==> run a: inputs <==
Design fir_filter, start of the top module:
module fir_filter(
    input               		clk,
    input               		n_rst,
    input  		signed	[7:0] 	din,    
    output reg 	signed 	[7:0] 	dout 
);
Settings: LEC_CHECK=0, CAP_MARGIN=20, CORE_MARGIN=2, CORE_UTILIZATION=72, CTS_CLUSTER_SIZE=100, PLACE_DENSITY_LB_ADDON=0.28, SETUP_SLACK_MARGIN=0.9, SLEW_MARGIN=20, TNS_END_PERCENT=5; clock period 5.26 ns.
run.sh (not shown) runs the stock make flow with config.mk's settings and CLKGATE_MAP_FILE=.
==> run b: changes against run a <==
ABC_AREA = 1   (was unset)
CAP_MARGIN = 30   (was 20)
CELL_PAD_IN_SITES_GLOBAL_PLACEMENT = 0   (was unset)
CORE_ASPECT_RATIO = 0.63   (was unset)
CORE_MARGIN = 10   (was 2)
CORE_UTILIZATION = 40   (was 72)
CTS_CLUSTER_SIZE = 63   (was 100)
GPL_TIMING_DRIVEN = 0   (was unset)
MIN_ROUTING_LAYER = met1   (was unset)
PLACE_DENSITY_LB_ADDON = unset   (was 0.28)
SETUP_SLACK_MARGIN = unset   (was 0.9)
SLEW_MARGIN = 35   (was 20)
TNS_END_PERCENT = unset   (was 5)
==> flow/constraint.sdc (replaced) <==
create_clock -name core_clock -period 6.0 [get_ports {clk}]
set_input_delay 1.2000 -clock core_clock [delete_from_list [all_inputs] [get_ports {clk}]]
set_output_delay 1.2000 -clock core_clock [all_outputs]
set_load 0.01 [all_outputs]
==> run notes <==
run metrics: Critical Path AT=5.66 ns, unrepaired setup endpoints after global routing=yes, sequential area share after synthesis=41.03%, status=finished clean, M2 GR Usage=52.85%, initial antenna violation count=0, Post-CTS Resized=22, Complex Gates by Area=9.680%, Latency at later pin=0.56 ns, final net count=1842, bufs w/o clock=59, Finished Layout Cells=1772, Clock-cell share=5.535%
# the run above: run a

==> run notes <==
run metrics: initial antenna violation count=1, Clock-cell share=4.771%, Latency at later pin=0.55 ns, Critical Path AT=5.81 ns, unrepaired setup endpoints after global routing=no, status=finished clean, Complex Gates by Area=7.154%, sequential area share after synthesis=39.28%
# the run above: run b



==> 10-23 <==
==> flow/design.v <==
module fir_filter(
    input               		clk,
    input               		n_rst,
    input  		signed	[7:0] 	din,    
    output reg 	signed 	[7:0] 	dout 
);
localparam signed B0 = -24;
localparam signed B1 = -21;
localparam signed B2 =   0;
localparam signed B3 =  37;
localparam signed B4 =  80;
localparam signed B5 = 114;
localparam signed B6 = 127;
reg signed [7:0] din_d;
reg signed [7:0] din_d1;
reg signed [7:0] din_d2;
reg signed [7:0] din_d3;
reg signed [7:0] din_d4;
reg signed [7:0] din_d5;
reg signed [7:0] din_d6;
reg signed [7:0] din_d7;
reg signed [7:0] din_d8;
reg signed [7:0] din_d9;
reg signed [7:0] din_d10;
reg signed [7:0] din_d11;
reg signed [7:0] din_d12;
wire signed [8:0] sum_w0;
wire signed [8:0] sum_w1;
wire signed [8:0] sum_w2;
wire signed [8:0] sum_w3;
wire signed [8:0] sum_w4;
wire signed [8:0] sum_w5;
wire signed [8:0] sum_w6;
wire signed [16:0] mul_0;
wire signed [16:0] mul_1;
wire signed [16:0] mul_2;
wire signed [16:0] mul_3;
wire signed [16:0] mul_4;
wire signed [16:0] mul_5;
wire signed [16:0] mul_6;
reg signed [16:0] mul_0d;
reg signed [16:0] mul_1d;
reg signed [16:0] mul_2d;
reg signed [16:0] mul_3d;
reg signed [16:0] mul_4d;
reg signed [16:0] mul_5d;
reg signed [16:0] mul_6d;
wire signed [17:0] sum_w00;
wire signed [17:0] sum_w01;
wire signed [17:0] sum_w02;
wire signed [17:0] sum_w03;
reg signed [17:0] sum_w00d;
reg signed [17:0] sum_w01d;
reg signed [17:0] sum_w02d;
reg signed [17:0] sum_w03d;
wire signed [18:0] sum_w000;
wire signed [18:0] sum_w001;
wire signed [19:0] sum_all;
wire signed [7:0] sum_finish;
always @(posedge clk or negedge n_rst) begin
	if (!n_rst) begin 
		din_d <= 8'h0;
	end
	else begin 
		din_d <= din;
	end
end
always @(posedge clk or negedge n_rst) begin
    if (!n_rst) begin 
        dout <= 8'sd0;
	end
    else begin 
        dout <= sum_finish;
	end
end
always @(posedge clk or negedge n_rst) begin
    if (!n_rst) begin
        din_d1  <= 8'sd0; 
        din_d2  <= 8'sd0; 
        din_d3  <= 8'sd0; 
        din_d4  <= 8'sd0;
        din_d5  <= 8'sd0; 
        din_d6  <= 8'sd0; 
        din_d7  <= 8'sd0; 
        din_d8  <= 8'sd0;
        din_d9  <= 8'sd0; 
        din_d10 <= 8'sd0; 
        din_d11 <= 8'sd0; 
        din_d12 <= 8'sd0;
    end else begin
        din_d1  <= din_d;
        din_d2  <= din_d1;
        din_d3  <= din_d2;
        din_d4  <= din_d3;
        din_d5  <= din_d4;
        din_d6  <= din_d5;
        din_d7  <= din_d6;
        din_d8  <= din_d7;
        din_d9  <= din_d8;
        din_d10 <= din_d9;
        din_d11 <= din_d10;
        din_d12 <= din_d11;
    end
end
assign sum_w0 = $signed(din_d) + $signed(din_d12);
assign sum_w1 = $signed(din_d1) + $signed(din_d11);
assign sum_w2 = $signed(din_d2) + $signed(din_d10);
assign sum_w3 = $signed(din_d3) + $signed(din_d9);
assign sum_w4 = $signed(din_d4) + $signed(din_d8);
assign sum_w5 = $signed(din_d5) + $signed(din_d7);
assign sum_w6 = {din_d6[7], din_d6};   
assign mul_0 = $signed(B0) * $signed(sum_w0);
assign mul_1 = $signed(B1) * $signed(sum_w1);
assign mul_2 = $signed(B2) * $signed(sum_w2);
assign mul_3 = $signed(B3) * $signed(sum_w3);
assign mul_4 = $signed(B4) * $signed(sum_w4);
assign mul_5 = $signed(B5) * $signed(sum_w5);
assign mul_6 = $signed(B6) * $signed(sum_w6);
always @(posedge clk or negedge n_rst) begin
    if (!n_rst) begin 
        mul_0d <= 17'sd0;
        mul_1d <= 17'sd0;
        mul_2d <= 17'sd0;
        mul_3d <= 17'sd0;
        mul_4d <= 17'sd0;
        mul_5d <= 17'sd0;
        mul_6d <= 17'sd0;
    end 
	else begin 
        mul_0d <= mul_0;
        mul_1d <= mul_1;
        mul_2d <= mul_2;
        mul_3d <= mul_3;
        mul_4d <= mul_4;
        mul_5d <= mul_5;
        mul_6d <= mul_6;
    end
end
assign sum_w00 = $signed(mul_0d) + $signed(mul_1d); 
assign sum_w01 = $signed(mul_2d) + $signed(mul_3d); 
assign sum_w02 = $signed(mul_4d) + $signed(mul_5d);
assign sum_w03 = $signed(mul_6d);
always @(posedge clk or negedge n_rst) begin
    if (!n_rst) begin
        sum_w00d <= 18'sd0;
        sum_w01d <= 18'sd0;
        sum_w02d <= 18'sd0;
        sum_w03d <= 18'sd0;
    end 
	else begin
        sum_w00d <= sum_w00;
        sum_w01d <= sum_w01;
        sum_w02d <= sum_w02;
        sum_w03d <= sum_w03;
    end
end
assign sum_w000 = $signed(sum_w00d) + $signed(sum_w01d); 
assign sum_w001 = $signed(sum_w02d) + $signed(sum_w03d);
assign sum_all = $signed(sum_w000) + $signed(sum_w001);
assign sum_finish =	((sum_all[19]) && (sum_all[18:16] != 3'b111))? 8'h81 : 
 					((!sum_all[19]) && (sum_all[18:16] != 3'b000))? 8'h7F : sum_all[16:9];
endmodule
==> flow/run.sh <==
#!/bin/bash
# the make line also repeats each setting of config.mk as NAME=value (left out here)
make -C /OpenROAD-flow-scripts/flow DESIGN_CONFIG=/design/flow/config.mk WORK_HOME=/design/flow/orfs CLKGATE_MAP_FILE= finish
==> flow/config.mk <==
export PLATFORM = sky130hd
export DESIGN_NAME = fir_filter
export DESIGN_NICKNAME = fir_filter
export VERILOG_FILES = /design/flow/design.v
export SDC_FILE = /design/flow/constraint.sdc
export NUM_CORES = 4
export LEC_CHECK = 0
export ABC_AREA = 1
export CAP_MARGIN = 5
export CORE_MARGIN = 2
export CORE_UTILIZATION = 72
export CTS_CLUSTER_DIAMETER = 25
export CTS_CLUSTER_SIZE = 100
export MAX_ROUTING_LAYER = met4
export PLACE_DENSITY_LB_ADDON = 0.19
export SETUP_SLACK_MARGIN = 1.07
export SLEW_MARGIN = 20
==> flow/constraint.sdc <==
create_clock -name core_clock -period 4.73 [get_ports {clk}]
set_input_delay 0.9460 -clock core_clock [delete_from_list [all_inputs] [get_ports {clk}]]
set_output_delay 0.9460 -clock core_clock [all_outputs]
set_load 0.01 [all_outputs]
==> 05-22: changes against 10-23 <==
==> flow/config.mk (replaced) <==
export PLATFORM = sky130hd
export DESIGN_NAME = fir_filter
export DESIGN_NICKNAME = fir_filter
export VERILOG_FILES = /design/flow/design.v
export SDC_FILE = /design/flow/constraint.sdc
export NUM_CORES = 4
export LEC_CHECK = 0
export CAP_MARGIN = 30
export CELL_PAD_IN_SITES_DETAIL_PLACEMENT = 1
export CORE_ASPECT_RATIO = 1.82
export CORE_MARGIN = 9
export CORE_UTILIZATION = 40
export CTS_CLUSTER_SIZE = 34
export GPL_ROUTABILITY_DRIVEN = 0
export GPL_TIMING_DRIVEN = 1
export MAX_ROUTING_LAYER = met4
export MIN_ROUTING_LAYER = met1
export PLACE_DENSITY_LB_ADDON = 0.07
export SLEW_MARGIN = 25
==> flow/constraint.sdc (replaced) <==
create_clock -name core_clock -period 6.0 [get_ports {clk}]
set_input_delay 1.2000 -clock core_clock [delete_from_list [all_inputs] [get_ports {clk}]]
set_output_delay 1.2000 -clock core_clock [all_outputs]
set_load 0.01 [all_outputs]
==> notes <==
- 10-23 died in 5_1_grt on DPL-0038. 05-22 went through all stages and came out clean.
- Against 05-22, the synthesized cell count of 10-23 is larger by about 18%.
- Between 05-22 and 10-23, the lower synthesized area is in 05-22 (gap about 4.3%, measured against 10-23).
- In 05-22 the die size is higher than in 10-23, by 96%.


==> inputs of 09-25 <==
// fir_filter: RTL as listed in full above, without the edits since
export LEC_CHECK = 0
export CAP_MARGIN = 30
export CELL_PAD_IN_SITES_DETAIL_PLACEMENT = 1
export CORE_ASPECT_RATIO = 1.82
export CORE_MARGIN = 2
export CORE_UTILIZATION = 40
export CTS_CLUSTER_SIZE = 34
export GPL_ROUTABILITY_DRIVEN = 0
export GPL_TIMING_DRIVEN = 1
export MAX_ROUTING_LAYER = met4
export MIN_ROUTING_LAYER = met2
export PLACE_DENSITY_LB_ADDON = 0.07
export SETUP_SLACK_MARGIN = -0.6
export SLEW_MARGIN = 20
create_clock -name core_clock -period 6.0 [get_ports {clk}]
==> inputs of 08-05, as changes to 09-25 <==
CAP_MARGIN = 20   (was 30)
CELL_PAD_IN_SITES_DETAIL_PLACEMENT = default   (was 1)
CORE_ASPECT_RATIO = default   (was 1.82)
CORE_UTILIZATION = 58   (was 40)
CTS_CLUSTER_SIZE = default   (was 34)
GPL_ROUTABILITY_DRIVEN = default   (was 0)
GPL_TIMING_DRIVEN = default   (was 1)
MAX_ROUTING_LAYER = default   (was met4)
MIN_ROUTING_LAYER = default   (was met2)
PLACE_DENSITY_LB_ADDON = default   (was 0.07)
SETUP_SLACK_MARGIN = 0.96   (was -0.6)
==> flow/constraint.sdc (replaced) <==
create_clock -name core_clock -period 4.95 [get_ports {clk}]
set_input_delay 0.9900 -clock core_clock [delete_from_list [all_inputs] [get_ports {clk}]]
set_output_delay 0.9900 -clock core_clock [all_outputs]
set_load 0.01 [all_outputs]
==> inputs of 10-14, as changes to 09-25 <==
CAP_MARGIN = 20   (was 30)
CELL_PAD_IN_SITES_DETAIL_PLACEMENT = default   (was 1)
CORE_ASPECT_RATIO = default   (was 1.82)
CORE_UTILIZATION = 50   (was 40)
CTS_CLUSTER_SIZE = default   (was 34)
GPL_ROUTABILITY_DRIVEN = default   (was 0)
GPL_TIMING_DRIVEN = default   (was 1)
MAX_ROUTING_LAYER = default   (was met4)
MIN_ROUTING_LAYER = default   (was met2)
PLACE_DENSITY_LB_ADDON = default   (was 0.07)
SETUP_SLACK_MARGIN = 0.88   (was -0.6)
==> flow/constraint.sdc (replaced) <==
create_clock -name core_clock -period 4.72 [get_ports {clk}]
set_input_delay 0.9440 -clock core_clock [delete_from_list [all_inputs] [get_ports {clk}]]
set_output_delay 0.9440 -clock core_clock [all_outputs]
set_load 0.01 [all_outputs]
==> impl_metrics.ini <==
; generated from flow reports
[floorplan]
fp_util_pct = 40.2

[grt]
grt_use_met1_pct = 0

[cells_and_area]
fin_area_um2 = 17800

[status]
run_status = timing/DRC/antenna clean

[route]
dr_wl_met3_um = 11700

[clock_network]
postCtsSetupBuffers = 0
[end of results for 09-25]
==> impl_metrics.ini <==
; generated from flow reports
[cells_and_area]
fin_area_um2 = 20000
clockBufferCount = 35

[sta]
timing.hold.ws_ns = 0.342

[floorplan]
fp_util_pct = 59.4

[route]
antenna_cells_inserted = 0
dr_wl_met3_um = 905

[setup_path]
critical-path-slowest-cell = sky130_fd_sc_hd__fa_1
worst-path-max-fanout = 3

[status]
run_status = timing/DRC/antenna clean

[grt]
use_met2_pct = 35.9
grt_use_met1_pct = 32.2

[yosys]
ys_sh_adder_pct = 32.1

[clock_network]
postCtsSetupBuffers = 60
[end of results for 08-05]
==> impl_metrics.ini <==
; generated from flow reports
[placed_design]
count_of_input_and_output_buffers = 17

[status]
run_status = finished with violations
violations = negative setup slack

[clock_network]
tritoncts = built

[sta]
final_critical_path_setup_slack_ns = -0.112
setup_viol_count_final = 2

[yosys]
leading_cell_types_by_count_after_synthesis = 277 x sky130_fd_sc_hd__ha_1, 263 x sky130_fd_sc_hd__dfrtp_1, 255 x sky130_fd_sc_hd__inv_1

[route]
dr_wl_met3_um = 486
route.final.wire_length_um = 31500

[floorplan]
fp_util_pct = 50.8
[end of results for 10-14]


==> job 2317 <==
Starts from the design.v that is shown in full above.
Settings: LEC_CHECK=0, CAP_MARGIN=20, CORE_MARGIN=2, CORE_UTILIZATION=48, SLEW_MARGIN=20; clock period 5.55 ns.
==> job 6778 (differences from job 2317) <==
--- a/flow/config.mk
+++ b/flow/config.mk
@@ -6,6 +6,10 @@
 export NUM_CORES = 4
 export LEC_CHECK = 0
+export ABC_AREA = 1
 export CAP_MARGIN = 20
 export CORE_MARGIN = 2
-export CORE_UTILIZATION = 48
+export CORE_UTILIZATION = 70
+export CTS_CLUSTER_SIZE = 51
+export PLACE_DENSITY_LB_ADDON = 0.14
+export SETUP_SLACK_MARGIN = 1.12
 export SLEW_MARGIN = 20
==> flow/constraint.sdc (replaced) <==
create_clock -name core_clock -period 3.9 [get_ports {clk}]
set_input_delay 0.7800 -clock core_clock [delete_from_list [all_inputs] [get_ports {clk}]]
set_output_delay 0.7800 -clock core_clock [all_outputs]
set_load 0.01 [all_outputs]
==> job 5233 (differences from job 2317) <==
--- a/flow/config.mk
+++ b/flow/config.mk
@@ -6,6 +6,11 @@
 export NUM_CORES = 4
 export LEC_CHECK = 0
+export ABC_AREA = 1
 export CAP_MARGIN = 20
 export CORE_MARGIN = 2
-export CORE_UTILIZATION = 48
+export CORE_UTILIZATION = 72
+export CTS_CLUSTER_DIAMETER = 337
+export CTS_CLUSTER_SIZE = 98
+export PLACE_DENSITY = 0.39
 export SLEW_MARGIN = 20
+export TNS_END_PERCENT = 10
==> flow/constraint.sdc (replaced) <==
create_clock -name core_clock -period 3.0 [get_ports {clk}]
set_input_delay 0.6000 -clock core_clock [delete_from_list [all_inputs] [get_ports {clk}]]
set_output_delay 0.6000 -clock core_clock [all_outputs]
set_load 0.01 [all_outputs]
==> job 8547 (differences from job 2317) <==
--- a/flow/config.mk
+++ b/flow/config.mk
@@ -7,5 +7,6 @@
 export LEC_CHECK = 0
 export CAP_MARGIN = 20
-export CORE_MARGIN = 2
-export CORE_UTILIZATION = 48
-export SLEW_MARGIN = 20
+export CORE_MARGIN = 10
+export CORE_UTILIZATION = 40
+export GPL_TIMING_DRIVEN = 0
+export SLEW_MARGIN = 35
==> flow/constraint.sdc (replaced) <==
create_clock -name core_clock -period 6.0 [get_ports {clk}]
set_input_delay 1.2000 -clock core_clock [delete_from_list [all_inputs] [get_ports {clk}]]
set_output_delay 1.2000 -clock core_clock [all_outputs]
set_load 0.01 [all_outputs]
==> results <==
Result of the run: job 6778 stopped before the end; job 8547 complete, no violations; job 2317 complete, no violations; job 5233 stopped before the end
Failing step: job 6778 5_1_grt; job 8547 -; job 2317 -; job 5233 5_1_grt
Routed WL: job 6778 -; job 8547 26.9 mm; job 2317 27.4 mm; job 5233 -
# DRC: job 6778 -; job 8547 0; job 2317 0; job 5233 -
Share of the final layout cell area in sequential cells: job 6778 -; job 8547 36.6%; job 2317 36.6%; job 5233 -
Average footprint of a synthesized cell: job 6778 10.3 sq um; job 8547 11.6 sq um; job 2317 11.6 sq um; job 5233 10.3 sq um
Antenna viol nets, final: job 6778 -; job 8547 0; job 2317 0; job 5233 -
CP max-delay cell: job 6778 -; job 8547 sky130_fd_sc_hd__fa_1; job 2317 sky130_fd_sc_hd__fa_1; job 5233 -
Fill cell count: job 6778 -; job 8547 3602; job 2317 2865; job 5233 -
Core Rows: job 6778 56; job 8547 73; job 2317 66; job 5233 55
Max Cap Viol: job 6778 -; job 8547 0; job 2317 0; job 5233 -
Via count: job 6778 -; job 8547 9121; job 2317 9226; job 5233 -
Leading cell category by total area: job 6778 -; job 8547 combinational gates; job 2317 combinational gates; job 5233 -
Total Neg Setup Slack: job 6778 -; job 8547 0 ps; job 2317 0 ps; job 5233 -
Hold depth: job 6778 -; job 8547 0; job 2317 0; job 5233 -
Hold Startpoint: job 6778 -; job 8547 mul_3d[7]; job 2317 mul_6d[11]; job 5233 -
